Setup of red:
## cordic_rotation_top
module cordic_rotation_top#(parameter data_width=16,cordic_steps=16,angle_width=20)(
    input clk,
    input nreset,
    input enable,
    input signed [data_width-1:0] x_vec_in,
    input signed [data_width-1:0] y_vec_in,
    input [angle_width-1:0] target_angle,
    output wire signed  [data_width-1:0] x_vec_out,
    output wire signed  [data_width-1:0] y_vec_out,
    output reg done
    );
For scale: about 1,100 flip-flops, ~88 I/O pins, ~0.074 mm² of cells after synthesis.
Settings: LEC_CHECK=0, CAP_MARGIN=20, CORE_MARGIN=2, CORE_UTILIZATION=72, CTS_CLUSTER_DIAMETER=384, PLACE_DENSITY=0.6, SLEW_MARGIN=20, TNS_END_PERCENT=5; clock period 5.07 ns.
run.sh (not shown) runs the stock make flow with config.mk's settings and CLKGATE_MAP_FILE=.
red had finished all stages when the layout checks came back failing, citing setup timing.
For blue, these inputs were changed with respect to red:
# red
export LEC_CHECK = 0
export CAP_MARGIN = 20
export CORE_MARGIN = 2
export CORE_UTILIZATION = 72
export CTS_CLUSTER_DIAMETER = 384
export PLACE_DENSITY = 0.6
export SLEW_MARGIN = 20
export TNS_END_PERCENT = 5
create_clock -name core_clock -period 5.07 [get_ports {clk}]
# blue
export LEC_CHECK = 0
export CAP_MARGIN = 20
export CORE_MARGIN = 2
export CORE_UTILIZATION = 72
export PLACE_DENSITY = 0.67
export SETUP_SLACK_MARGIN = -0.3
export SLEW_MARGIN = 20
create_clock -name core_clock -period 4.4 [get_ports {clk}]
==> results <==
Compared with red, blue shows a weighted congestion at the end of routability-driven global placement that is 3.9% higher.
In red the implementation ran to completion but is not tape-out ready, as the final checks report setup timing.
blue never completed; the flow aborted with a tool error in global routing (5_1_grt).
Cmp red and blue / worst-case setup slack after placement / lower: blue
Diff red..blue | register area share after synthesis | unchanged
Between red and blue, the number of distinct library cell variants in the gate-level netlist after synthesis does not differ in any meaningful way.
Floorplan row count came out exactly the same in red and blue.
Boundary pin count came out exactly the same in red and blue.
| post-synthesis mux area share | blue vs red | ≈ equal |
Compared with red, blue shows number of CTS-inserted buffers that has gone down slightly.
As far as area reported by Yosys stat goes, blue and red are indistinguishable; the numbers are identical.
[blue] placed wire-length estimate after detailed placement rose about 9% relative to red
blue vs red: post-cts sizing count up in blue
### blue -> green
# blue
export LEC_CHECK = 0
export CAP_MARGIN = 20
export CORE_MARGIN = 2
export CORE_UTILIZATION = 72
export PLACE_DENSITY = 0.67
export SETUP_SLACK_MARGIN = -0.3
export SLEW_MARGIN = 20
create_clock -name core_clock -period 4.4 [get_ports {clk}]
# green
export LEC_CHECK = 0
export CAP_MARGIN = 20
export CORE_MARGIN = 2
export CORE_UTILIZATION = 72
export PLACE_DENSITY_LB_ADDON = 0.21
export SETUP_SLACK_MARGIN = 1.5
export SLEW_MARGIN = 20
create_clock -name core_clock -period 5.07 [get_ports {clk}]
Results
The layout from green, despite a flow that completed every stage, fails the layout checks, with the failing checks listed as capacitance limit, slew limit, setup timing.
Diff blue..green | number of library cell types mapped by synthesis | unchanged
Diff green..blue | clock net sink count | unchanged
Arithmetic-cell share of the synthesized area counting full adders, half adders and majority gates came out exactly the same in green and blue.
As far as number of rows created at floorplan goes, green and blue are indistinguishable; the numbers are identical.
Looking at detailed placement HPWL across green and blue, the one that comes out higher is blue.
Worst setup slack after placement was lower in the run labelled blue.
On cell count in the Yosys report, green tracks blue almost exactly.
Comparing green against blue, there is no change at all in synthesized area.
Summary of green over blue: setup fix buffers added after clock tree synthesis down 255; post-synthesis cell count saw little to no change.
Between blue and green, placement-stage cell area decreased.
diff inputs: green => orange
# green
export LEC_CHECK = 0
export CAP_MARGIN = 20
export CORE_MARGIN = 2
export CORE_UTILIZATION = 72
export PLACE_DENSITY_LB_ADDON = 0.21
export SETUP_SLACK_MARGIN = 1.5
export SLEW_MARGIN = 20
create_clock -name core_clock -period 5.07 [get_ports {clk}]
# orange
export LEC_CHECK = 0
export CAP_MARGIN = 20
export CORE_MARGIN = 2
export CORE_UTILIZATION = 64
export SETUP_SLACK_MARGIN = 1.16
export SLEW_MARGIN = 20
create_clock -name core_clock -period 4.4 [get_ports {clk}]
==> comparison <==
orange finished all stages; layout check result: FAIL, due to setup timing. On orange: number of buffers other than clock buffers in the final layout is 987 higher than what green gave. [orange vs green] setup slack: higher in orange. orange: post-route minimum period 1.62 ns below green. Sort green and orange by instance count on the critical path desc -> top: orange.
#### Input delta (purple over orange)
# orange
export LEC_CHECK = 0
export CAP_MARGIN = 20
export CORE_MARGIN = 2
export CORE_UTILIZATION = 64
export SETUP_SLACK_MARGIN = 1.16
export SLEW_MARGIN = 20
create_clock -name core_clock -period 4.4 [get_ports {clk}]
# purple
export LEC_CHECK = 0
export CAP_MARGIN = 20
export CORE_MARGIN = 2
export CORE_UTILIZATION = 40
export PLACE_DENSITY = 0.6
export SLEW_MARGIN = 20
create_clock -name core_clock -period 5.86 [get_ports {clk}]
### Flow results
Having completed the whole flow, purple delivered a layout that passed the timing, DRC and antenna checks. Count of clock-buffer cells in the layout up about 13% in purple wrt orange. Compared with orange, purple has extra setup slack. Taking purple over orange, the count of plain and timing-repair buffers in the layout ratio works out to 0.096. Compared to orange, purple reaches a lower achievable clock. Of purple and orange, the lower placement-stage worst setup slack belongs to orange. On net switching component of the power, orange loses to purple. Est. power | purple vs orange | purple lower. Measured against orange, the global-route wire length before repair of purple comes out at 0.868 times the reference value.

cordic_rotation_top again, from the RTL that the note above started with.
==> flow/config.mk <==
export PLATFORM = sky130hd
export DESIGN_NAME = cordic_rotation_top
export DESIGN_NICKNAME = cordic_rotation_top
export VERILOG_FILES = /design/flow/design.v
export SDC_FILE = /design/flow/constraint.sdc
export NUM_CORES = 4
export LEC_CHECK = 0
export CAP_MARGIN = 20
export CORE_MARGIN = 2
export CORE_UTILIZATION = 72
export PLACE_DENSITY = 0.67
export SLEW_MARGIN = 20
==> flow/constraint.sdc <==
create_clock -name core_clock -period 5.2 [get_ports {clk}]
set_input_delay 1.0400 -clock core_clock [delete_from_list [all_inputs] [get_ports {clk}]]
set_output_delay 1.0400 -clock core_clock [all_outputs]
set_load 0.01 [all_outputs]
The baseline finished with setup timing left.
Change:
--- a/flow/config.mk
+++ b/flow/config.mk
@@ -10,3 +10,3 @@
 export CORE_UTILIZATION = 72
-export PLACE_DENSITY = 0.67
+export PLACE_DENSITY = 0.63
 export SLEW_MARGIN = 20
==> flow/constraint.sdc (replaced) <==
create_clock -name core_clock -period 4.42 [get_ports {clk}]
set_input_delay 0.8840 -clock core_clock [delete_from_list [all_inputs] [get_ports {clk}]]
set_output_delay 0.8840 -clock core_clock [all_outputs]
set_load 0.01 [all_outputs]
Outcome:
- This time the run failed in global routing (GRT-0116)
- die area is unchanged
- synthesized cell count does not change
- area after synthesis stays the same

Setup of job 5958:
Starting RTL as in the previous note.
clock: 4.5 ns
lec_check: 0
cap_margin: 20
core_margin: 2
core_utilization: 72
cts_cluster_diameter: 98
cts_cluster_size: 25
place_density: 0.64
slew_margin: 20
Flow for job 5958 halted at 5_1_grt, error code GRT-0232.
## Diff of input files: job 9247 against job 5958
- PLACE_DENSITY: 0.64 -> unset
- CTS_CLUSTER_DIAMETER: 98 -> 52
- CTS_CLUSTER_SIZE: 25 -> unset
- SETUP_SLACK_MARGIN: unset -> 1.16
- the clock period (ns, I/O delays scaled along): 4.5 -> 5.72
## What came out
- Going from job 5958 to job 9247, count of buffers added by post-CTS timing repair for setup shrank by more than half.
- Job 9247 reached the final stage; the timing, DRC and antenna checks on its layout passed.
- [job 9247] TritonCTS buffer count rose 83 relative to job 5958
- Job 9247: instance area at placement lower than job 5958
- Share of synthesized registers carrying an async set or reset came out exactly the same in job 5958 and job 9247.
- Job 5958 → job 9247: worst setup slack before clock tree synthesis saw an increase; number of H-tree levels saw an increase; total half-perimeter wirelength after legalization and detailed placement saw a decrease; number of sinks handled by clock tree synthesis saw little to no change.
Inputs modified between job 9247 and job 1662:
- PLACE_DENSITY newly set to 0.6
- CTS_CLUSTER_DIAMETER changed from 52 to 376
- TNS_END_PERCENT newly set to 5
- SETUP_SLACK_MARGIN removed (was 1.16)
- the clock period (ns, I/O delays scaled along) changed from 5.72 to 5.07
### Flow results
STATUS run=job 1662 STAGES=ALL_DONE FINAL_CHECKS=FAILED CAUSE=setup timing
Job 9247: full flow OK, the timing, DRC and antenna checks passed
Diff job 1662..job 9247 | number of I/O pins | unchanged
Worst stage delay on the critical path is higher on job 9247
Delta (job 1662 minus job 9247): final wirelength now sits higher, number of nets in the layout increased 145, reported combinational group power went up by about 12%.
Delta (job 1662 minus job 9247): number of levels the H-tree was split into dropped 1; required time of the worst setup path dropped 0.66 ns; wire length of the first global-routing pass climbed 0.93%.
diff inputs: job 1662 => job 8660
- putting SETUP_SLACK_MARGIN at 1.31 where nothing was set
- clearing TNS_END_PERCENT, which used to be 5
- clearing CTS_CLUSTER_DIAMETER, which used to be 376
- swapping 72 for 40 in CORE_UTILIZATION
- swapping 5.07 for 5.86 in the clock period (ns, I/O delays scaled along)
==> results <==
Job 8660 completed end to end with timing, DRC and antenna clean.
Between job 1662 and job 8660, combinational share of power is lower for job 1662, job 8660 comes in above that.
Total power, job 1662 and job 8660: higher on job 1662
There was hardly any difference in number of non-clock inverters between job 8660 and job 1662.
Taking job 1662 as the reference point, the utilization of job 8660 falls by 33 points.
Final area: job 8660 vs job 1662 up about 10%
Sort job 1662 and job 8660 by wire length on met2, descending, and job 8660 comes first.
Final critical path time including I/O delays and setup (job 8660 over job 1662): decrease, 0.42 ns

Setup of north:
Starting RTL as in the previous note.
Settings: LEC_CHECK=0, CAP_MARGIN=20, CORE_MARGIN=2, CORE_UTILIZATION=54, PLACE_DENSITY=0.6, SLEW_MARGIN=20; clock period 5.86 ns.
Modified inputs, south compared to north
- CORE_UTILIZATION now 72, was 54
- TNS_END_PERCENT now 5, previously not set
- CTS_CLUSTER_DIAMETER now 374, previously not set
- the clock period (ns, I/O delays scaled along) now 5.07, was 5.86
## What came out
Final checks on south, whose flow otherwise completed, came back failing, citing setup timing. south -> north: count of final hold-check violations delta 0, exact match. The utilization reported for south is greater than that of north by 25 points. In south relative to north, last weighted congestion value of the routability-driven placer had gone up by a little under 10%. south against north: first-pass GRT wire length went up about 5.6%; total design power has increased.
Input changes introduced in east (baseline for comparison: south):
- a deleted CTS_CLUSTER_DIAMETER that had been 374
- a change of CORE_UTILIZATION from 72 to 70
- a deleted TNS_END_PERCENT that had been 5
==> comparison <==
east vs south on first-iteration DRC count: east is the lower one.
Summary of the comparison: fmax is higher in east, relative to south.
Measured slew at the worst slew-check pin: south and east compared, higher one is south
east finished every stage; the final checks, however, were not passed, the failures being setup timing.
Status: sequential power parity (south, east)
Against south, east comes in 1.7% higher on number of placement rows.
The least setup slack across all paths after layout of east was superior to that of south.
In east relative to south, die size had gone up by a few percent.
Sort south and east by global-route wire length before repair, ascending, and east comes first.
As far as area after synthesis goes, south and east are indistinguishable; the numbers are identical.
Met2 wire length: higher on south
Changes in west relative to east:
- PLACE_DENSITY now 0.67, was 0.6
- SETUP_SLACK_MARGIN now -0.3, previously not set
- CORE_UTILIZATION now 72, was 70
- the clock period (ns, I/O delays scaled along) now 4.39, was 5.07
==> comparison <==
- west: aborted in 5_1_grt (tool error)
- west — number of rows in the core area 2 lower, east as reference
- west vs. east: placed wire-length estimate after detailed placement went up by 7.8%.
- The final reports for west and east show cell resize tally after clock tree synthesis higher in the former.
Input-level comparison between middle and west:
- CTS_CLUSTER_DIAMETER newly set to 52
- PLACE_DENSITY removed (was 0.67)
- SETUP_SLACK_MARGIN changed from -0.3 to 1.16
- PLACE_DENSITY_LB_ADDON newly set to 0.19
- the clock period (ns, I/O delays scaled along) changed from 4.39 to 3.91
--- outcome ---
- Looking at post-DP HPWL, middle sits 11% higher than west does.
- Comparing the two runs side by side, middle comes out behind west on setup slack after placement.
- Proportion of synthesized chip area in sequential cells: middle vs west identical
- Flow for middle halted at 4_1_cts, error code DPL-0033.
- Area of the die came out exactly the same in west and middle.
- On number of synthesized register bits, west and middle are neck and neck.
- As far as netlist area before placement is concerned, middle and west perform about the same.

Setup of job 5054:
Starting RTL as in the previous note.
export LEC_CHECK = 0
export ABC_AREA = 1
export CAP_MARGIN = 20
export CORE_MARGIN = 2
export CORE_UTILIZATION = 70
export CTS_CLUSTER_DIAMETER = 204
export CTS_CLUSTER_SIZE = 91
export PLACE_DENSITY = 0.85
export SETUP_SLACK_MARGIN = -0.16
export SLEW_MARGIN = 20
create_clock -name core_clock -period 2.98 [get_ports {clk}]
Job 5054 never completed, since it errored out during global routing (5_1_grt).
#### Input delta (job 5343 over job 5054)
# job 5054
export LEC_CHECK = 0
export ABC_AREA = 1
export CAP_MARGIN = 20
export CORE_MARGIN = 2
export CORE_UTILIZATION = 70
export CTS_CLUSTER_DIAMETER = 204
export CTS_CLUSTER_SIZE = 91
export PLACE_DENSITY = 0.85
export SETUP_SLACK_MARGIN = -0.16
export SLEW_MARGIN = 20
create_clock -name core_clock -period 2.98 [get_ports {clk}]
# job 5343
export LEC_CHECK = 0
export ABC_AREA = 1
export CAP_MARGIN = 20
export CORE_MARGIN = 2
export CORE_UTILIZATION = 70
export CTS_CLUSTER_DIAMETER = 204
export CTS_CLUSTER_SIZE = 91
export PLACE_DENSITY = 0.38
export SETUP_SLACK_MARGIN = -0.16
export SLEW_MARGIN = 20
create_clock -name core_clock -period 2.98 [get_ports {clk}]
Results
- Job 5343 terminated abnormally: clock tree synthesis (4_1_cts) reported DPL-0033.
- Looking at job 5343 and job 5054, the adder-cell share of the synthesized area is a wash.
- The number of placed instances with taps included on job 5054 is in line with that on job 5343.
- The mean instance size in the synthesized netlist on job 5054 is in line with that on job 5343.
- From job 5054 to job 5343, synthesized area did not move at all.
- Between job 5343 and job 5054, the synthesized cell count does not differ in any meaningful way.
- Compare job 5343 and job 5054 | area after detailed placement higher: job 5343
- Re async set-reset flop share out of synthesis: no difference whatsoever between job 5343 and job 5054.
- Detailed placer's ending HPWL (job 5054 / job 5343): 1.09
- Per the comparison of job 5343 with job 5054, fraction of the yosys area taken by sequential cells was more or less identical, weighted congestion at the end of routability-driven global placement went down by about 2.3%, minimum setup slack after placement went up by 15 ps.
### job 5343 -> job 2275
# job 5343
export LEC_CHECK = 0
export ABC_AREA = 1
export CAP_MARGIN = 20
export CORE_MARGIN = 2
export CORE_UTILIZATION = 70
export CTS_CLUSTER_DIAMETER = 204
export CTS_CLUSTER_SIZE = 91
export PLACE_DENSITY = 0.38
export SETUP_SLACK_MARGIN = -0.16
export SLEW_MARGIN = 20
create_clock -name core_clock -period 2.98 [get_ports {clk}]
# job 2275
export LEC_CHECK = 0
export ABC_AREA = 1
export CAP_MARGIN = 20
export CORE_MARGIN = 2
export CORE_UTILIZATION = 72
export CTS_CLUSTER_DIAMETER = 204
export CTS_CLUSTER_SIZE = 36
export PLACE_DENSITY = 0.82
export SETUP_SLACK_MARGIN = -0.16
export SLEW_MARGIN = 20
create_clock -name core_clock -period 2.98 [get_ports {clk}]
--- outcome ---
Job 2275 got as far as clock tree synthesis (4_1_cts), where a tool error ended the run. Die area (job 2275 over job 5343): decrease, 2.7%. Diff job 5343 -> job 2275: adder-cell share of the synthesized area neither gained nor lost much, core utilization at floorplan picked up an extra 2.3 points, number of placed cells counting well taps lost 0.57%.
Changes in job 521 relative to job 2275:
# job 2275
export LEC_CHECK = 0
export ABC_AREA = 1
export CAP_MARGIN = 20
export CORE_MARGIN = 2
export CORE_UTILIZATION = 72
export CTS_CLUSTER_DIAMETER = 204
export CTS_CLUSTER_SIZE = 36
export PLACE_DENSITY = 0.82
export SETUP_SLACK_MARGIN = -0.16
export SLEW_MARGIN = 20
create_clock -name core_clock -period 2.98 [get_ports {clk}]
# job 521
export LEC_CHECK = 0
export CAP_MARGIN = 20
export CORE_MARGIN = 2
export CORE_UTILIZATION = 70
export CTS_CLUSTER_DIAMETER = 204
export CTS_CLUSTER_SIZE = 36
export SETUP_SLACK_MARGIN = -0.16
export SLEW_MARGIN = 20
create_clock -name core_clock -period 2.98 [get_ports {clk}]
## What came out
global routing (5_1_grt): job 521 exited with error
Chip area: job 521 vs job 2275 down about 0.75%
The area fraction in full adders, half adders and majority gates reported for job 521 is greater than that of job 2275 by 0.85 points.
Going from job 2275 to job 521, core area level, minimum setup slack after placement saw a decrease, mean post-synth cell area saw an increase.
Number of cells in the yosys synthesis report (job 521 over job 2275): decrease, 17%
Compare job 2275 and job 521 | die height lower: job 521
The run showing the greater cell count after placement is job 2275.
Power figures rest on the tool's default switching activity, not on a simulated workload.
